Setup of fjord:
Design Buzzer, start of the top module:
module Buzzer #(parameter isSim = 1,parameter isAHB = 0) (input wire clk,rst_n,
              output wire[31:0] BDMAC_RDATA,
              output wire       BDMAC_READYOUT,
              output wire[1:0]  BDMAC_RESP,
              input wire        BDMAC_SEL,
			  input wire        BDMAC_READY,
              input wire[31:0]  BDMAC_ADDR,
              input wire[1:0]   BDMAC_TRANS,
              input wire        BDMAC_WRITE,
              input wire[31:0]  BDMAC_WDATA,
              output wire[31:0] SBDMA_HADDR,
              output wire[1:0]  SBDMA_HTRANS,
              output wire       SBDMA_HWRITE,
              input wire[31:0]  SBDMA_HRDATA,
              input wire        SBDMA_HREADY,
              output wire[31:0] BBDMA_HADDR,
              output wire[1:0]  BBDMA_HTRANS,
              output wire       BBDMA_HWRITE,
              input wire[31:0]  BBDMA_HRDATA,
              input wire        BBDMA_HREADY,
              output wire PWM);
clock: 5.18 ns
lec_check: 0
cap_margin: 20
cell_pad_in_sites_detail_placement: 2
core_aspect_ratio: 1.2
core_margin: 2
core_utilization: 61
cts_cluster_diameter: 239
gpl_routability_driven: 1
gpl_timing_driven: 0
hold_slack_margin: 0.3
min_routing_layer: met2
place_density: 0.82
slew_margin: 5
run.sh (not shown) runs the stock make flow with config.mk's settings and CLKGATE_MAP_FILE=.
fjord never completed, since it errored out during detailed placement (3_5_place_dp).
Here is what was changed in the inputs of onyx compared with fjord.
Settings: setting CTS_CLUSTER_SIZE to 45 for the first time; removing HOLD_SLACK_MARGIN (formerly 0.3); changing CELL_PAD_IN_SITES_DETAIL_PLACEMENT from 2 to 1.
==> comparison <==
Stage in which a tool error killed onyx: global routing (5_1_grt).
As far as post-synthesis instance area goes, fjord and onyx are indistinguishable; the numbers are identical.
Between fjord and onyx, the number of port buffers does not differ in any meaningful way.
There was hardly any difference in last weighted congestion value of the routability-driven placer between onyx and fjord.
Adder-cell share of the synthesized area across fjord and onyx: no real change.
Summary of onyx over fjord: synthesized cell count comparable, share of flip-flops with an asynchronous set or reset after synthesis comparable, number of primary I/O pins did not really move, starting utilization of the core area closely matched the old numbers.
Input-level comparison between violet and onyx:
Settings: GPL_TIMING_DRIVEN no longer set, was 0; PLACE_DENSITY no longer set, was 0.82; CELL_PAD_IN_SITES_DETAIL_PLACEMENT no longer set, was 1; CORE_ASPECT_RATIO no longer set, was 1.2; GPL_ROUTABILITY_DRIVEN no longer set, was 1; MIN_ROUTING_LAYER no longer set, was met2; SLEW_MARGIN now 20, was 5; CORE_UTILIZATION now 40, was 61; CTS_CLUSTER_SIZE no longer set, was 45; CTS_CLUSTER_DIAMETER no longer set, was 239; the clock period (ns, I/O delays scaled along) now 10.0, was 5.18.
Findings:
- violet closes out successfully: all stages finished, all timing, DRC and antenna checks passed.
- Of the two candidates, onyx has the better placeable core region and violet the worse one.
- Going from onyx to violet, last weighted congestion value of the routability-driven placer fell by about 10%, synthesized area stayed essentially flat.


Buzzer again, from the RTL that the note above started with.
export LEC_CHECK = 0
export ABC_AREA = 1
export CAP_MARGIN = 20
export CELL_PAD_IN_SITES_DETAIL_PLACEMENT = 1
export CORE_MARGIN = 3
export CORE_UTILIZATION = 23
export CTS_CLUSTER_DIAMETER = 76
export GPL_ROUTABILITY_DRIVEN = 0
export MAX_ROUTING_LAYER = met5
export PLACE_DENSITY = 0.94
export SETUP_SLACK_MARGIN = 0.39
export SLEW_MARGIN = 20
create_clock -name core_clock -period 4.12 [get_ports {clk}]
==> next run, changes <==
Settings changed: ABC_AREA 1 to default, CELL_PAD_IN_SITES_DETAIL_PLACEMENT 1 to default, CORE_MARGIN 3 to 2, CORE_UTILIZATION 23 to 40, CTS_CLUSTER_DIAMETER 76 to default, GPL_ROUTABILITY_DRIVEN 0 to default, MAX_ROUTING_LAYER met5 to default, PLACE_DENSITY 0.94 to default, SETUP_SLACK_MARGIN 0.39 to default.
Clock period 4.12 ns to 4.76 ns, I/O delays scaled along.
Design area falls by 5.0%.
Via count goes down by 27%.
Worst setup slack gets better by 0.43 ns.


Setup of red:
Buzzer again, from the RTL that the note above started with.
## Buzzer
module Buzzer #(parameter isSim = 1,parameter isAHB = 0) (input wire clk,rst_n,
              output wire[31:0] BDMAC_RDATA,
              output wire       BDMAC_READYOUT,
              output wire[1:0]  BDMAC_RESP,
              input wire        BDMAC_SEL,
			  input wire        BDMAC_READY,
              input wire[31:0]  BDMAC_ADDR,
              input wire[1:0]   BDMAC_TRANS,
              input wire        BDMAC_WRITE,
              input wire[31:0]  BDMAC_WDATA,
              output wire[31:0] SBDMA_HADDR,
              output wire[1:0]  SBDMA_HTRANS,
              output wire       SBDMA_HWRITE,
              input wire[31:0]  SBDMA_HRDATA,
              input wire        SBDMA_HREADY,
              output wire[31:0] BBDMA_HADDR,
              output wire[1:0]  BBDMA_HTRANS,
              output wire       BBDMA_HWRITE,
              input wire[31:0]  BBDMA_HRDATA,
              input wire        BBDMA_HREADY,
              output wire PWM);
==> flow/config.mk <==
export PLATFORM = sky130hd
export DESIGN_NAME = Buzzer
export DESIGN_NICKNAME = Buzzer
export VERILOG_FILES = /design/flow/design.v
export SDC_FILE = /design/flow/constraint.sdc
export NUM_CORES = 4
export LEC_CHECK = 0
export CAP_MARGIN = 20
export CORE_MARGIN = 2
export CORE_UTILIZATION = 66
export CTS_CLUSTER_SIZE = 42
export SETUP_SLACK_MARGIN = 0.88
export SLEW_MARGIN = 20
==> flow/constraint.sdc <==
create_clock -name core_clock -period 2.96 [get_ports {clk}]
set_input_delay 0.5920 -clock core_clock [delete_from_list [all_inputs] [get_ports {clk}]]
set_output_delay 0.5920 -clock core_clock [all_outputs]
set_load 0.01 [all_outputs]
Seen in the log of red: GRT-0232 during global routing, after which the run never completed.
--- input diff red..blue ---
# red
export LEC_CHECK = 0
export CAP_MARGIN = 20
export CORE_MARGIN = 2
export CORE_UTILIZATION = 66
export CTS_CLUSTER_SIZE = 42
export SETUP_SLACK_MARGIN = 0.88
export SLEW_MARGIN = 20
create_clock -name core_clock -period 2.96 [get_ports {clk}]
# blue
export LEC_CHECK = 0
export CAP_MARGIN = 20
export CORE_MARGIN = 2
export CORE_UTILIZATION = 66
export CTS_CLUSTER_SIZE = 42
export SLEW_MARGIN = 20
create_clock -name core_clock -period 3.3 [get_ports {clk}]
Not one of blue and red finished clean. | blue | all stages done | FAIL | setup timing |. red failed in global routing with GRT-0232. blue against red: count of buffers added by post-CTS timing repair for setup lost 83; number of placed I/O pins neither gained nor lost much; die size neither gained nor lost much; floorplan die width neither gained nor lost much.
Edits applied to the flow inputs when going from blue to green:
# blue
export LEC_CHECK = 0
export CAP_MARGIN = 20
export CORE_MARGIN = 2
export CORE_UTILIZATION = 66
export CTS_CLUSTER_SIZE = 42
export SLEW_MARGIN = 20
create_clock -name core_clock -period 3.3 [get_ports {clk}]
# green
export LEC_CHECK = 0
export ABC_AREA = 1
export CAP_MARGIN = 20
export CORE_MARGIN = 2
export CORE_UTILIZATION = 67
export CTS_CLUSTER_SIZE = 99
export PLACE_DENSITY = 0.43
export SLEW_MARGIN = 20
create_clock -name core_clock -period 3.04 [get_ports {clk}]
==> results <==
Across blue and green, no clean finish was achieved. Capturing element of the worst setup path = AddrCnt_Sound.Addr[30]: green; capturing element of the worst setup path = AddrCnt_BGM.Addr[26]: blue. Area growth from synthesis to layout in green is 3.7 points lower than in blue. In the flow results for green and blue, the number of unique standard cell types used by synthesis is smaller on green. Compared with blue, green shows a number of signal-net buffers in the layout that is 114 lower. When green is set beside blue, its total of hold buffers inserted after clock tree synthesis turns out to be 1 larger. Total power: green above blue. Of green and blue, the run reporting the higher total internal power was green. In the metrics for green and blue, the one carrying the lower proportion of cell area occupied by registers is blue. Between blue and green, the area taken by flip-flops and latches does not differ in any meaningful way.
Here is what was changed in the inputs of orange compared with green.
# green
export LEC_CHECK = 0
export ABC_AREA = 1
export CAP_MARGIN = 20
export CORE_MARGIN = 2
export CORE_UTILIZATION = 67
export CTS_CLUSTER_SIZE = 99
export PLACE_DENSITY = 0.43
export SLEW_MARGIN = 20
create_clock -name core_clock -period 3.04 [get_ports {clk}]
# orange
export LEC_CHECK = 0
export CAP_MARGIN = 20
export CORE_MARGIN = 2
export CORE_UTILIZATION = 66
export CTS_CLUSTER_SIZE = 68
export HOLD_SLACK_MARGIN = -0.09
export SLEW_MARGIN = 20
create_clock -name core_clock -period 2.97 [get_ports {clk}]
## What came out
The chip area estimate from yosys synthesis in orange was lower than what green gave. orange vs green, length of routed met3 wiring went down by about 0.54%. STATUS run=orange STAGES=ALL_DONE FINAL_CHECKS=FAILED CAUSE=hold timing, setup timing. Against green as the reference, orange delivers a lower internal reg-to-reg setup slack.


the baseline:
Starting RTL as in the previous note.
clock: 2.78 ns
lec_check: 0
abc_area: 1
cap_margin: 20
core_margin: 2
core_utilization: 72
cts_cluster_diameter: 380
cts_cluster_size: 99
place_density: 0.43
setup_slack_margin: 0.81
slew_margin: 20
tns_end_percent: 5
5_1_grt: the baseline exited with error
Modified inputs, the candidate compared to the baseline
Settings: ABC_AREA: 1 -> unset; TNS_END_PERCENT: 5 -> unset; SETUP_SLACK_MARGIN: 0.81 -> unset; CTS_CLUSTER_SIZE: 99 -> unset; PLACE_DENSITY: 0.43 -> unset; CTS_CLUSTER_DIAMETER: 380 -> unset; CORE_UTILIZATION: 72 -> 59; the clock period (ns, I/O delays scaled along): 2.78 -> 4.76.
[summary]
- The candidate finished end to end and its layout was clean on timing, DRC and antenna.
- The baseline never completed, since it errored out during 5_1_grt.
- Comparing AND-OR/OR-AND share of the synthesized area for the candidate and the baseline, the smaller number came from the baseline.
- Changes observed in the candidate relative to the baseline: minimum setup slack after placement now larger, synthesis area per yosys has decreased.
Power and IR drop assume default switching activity.
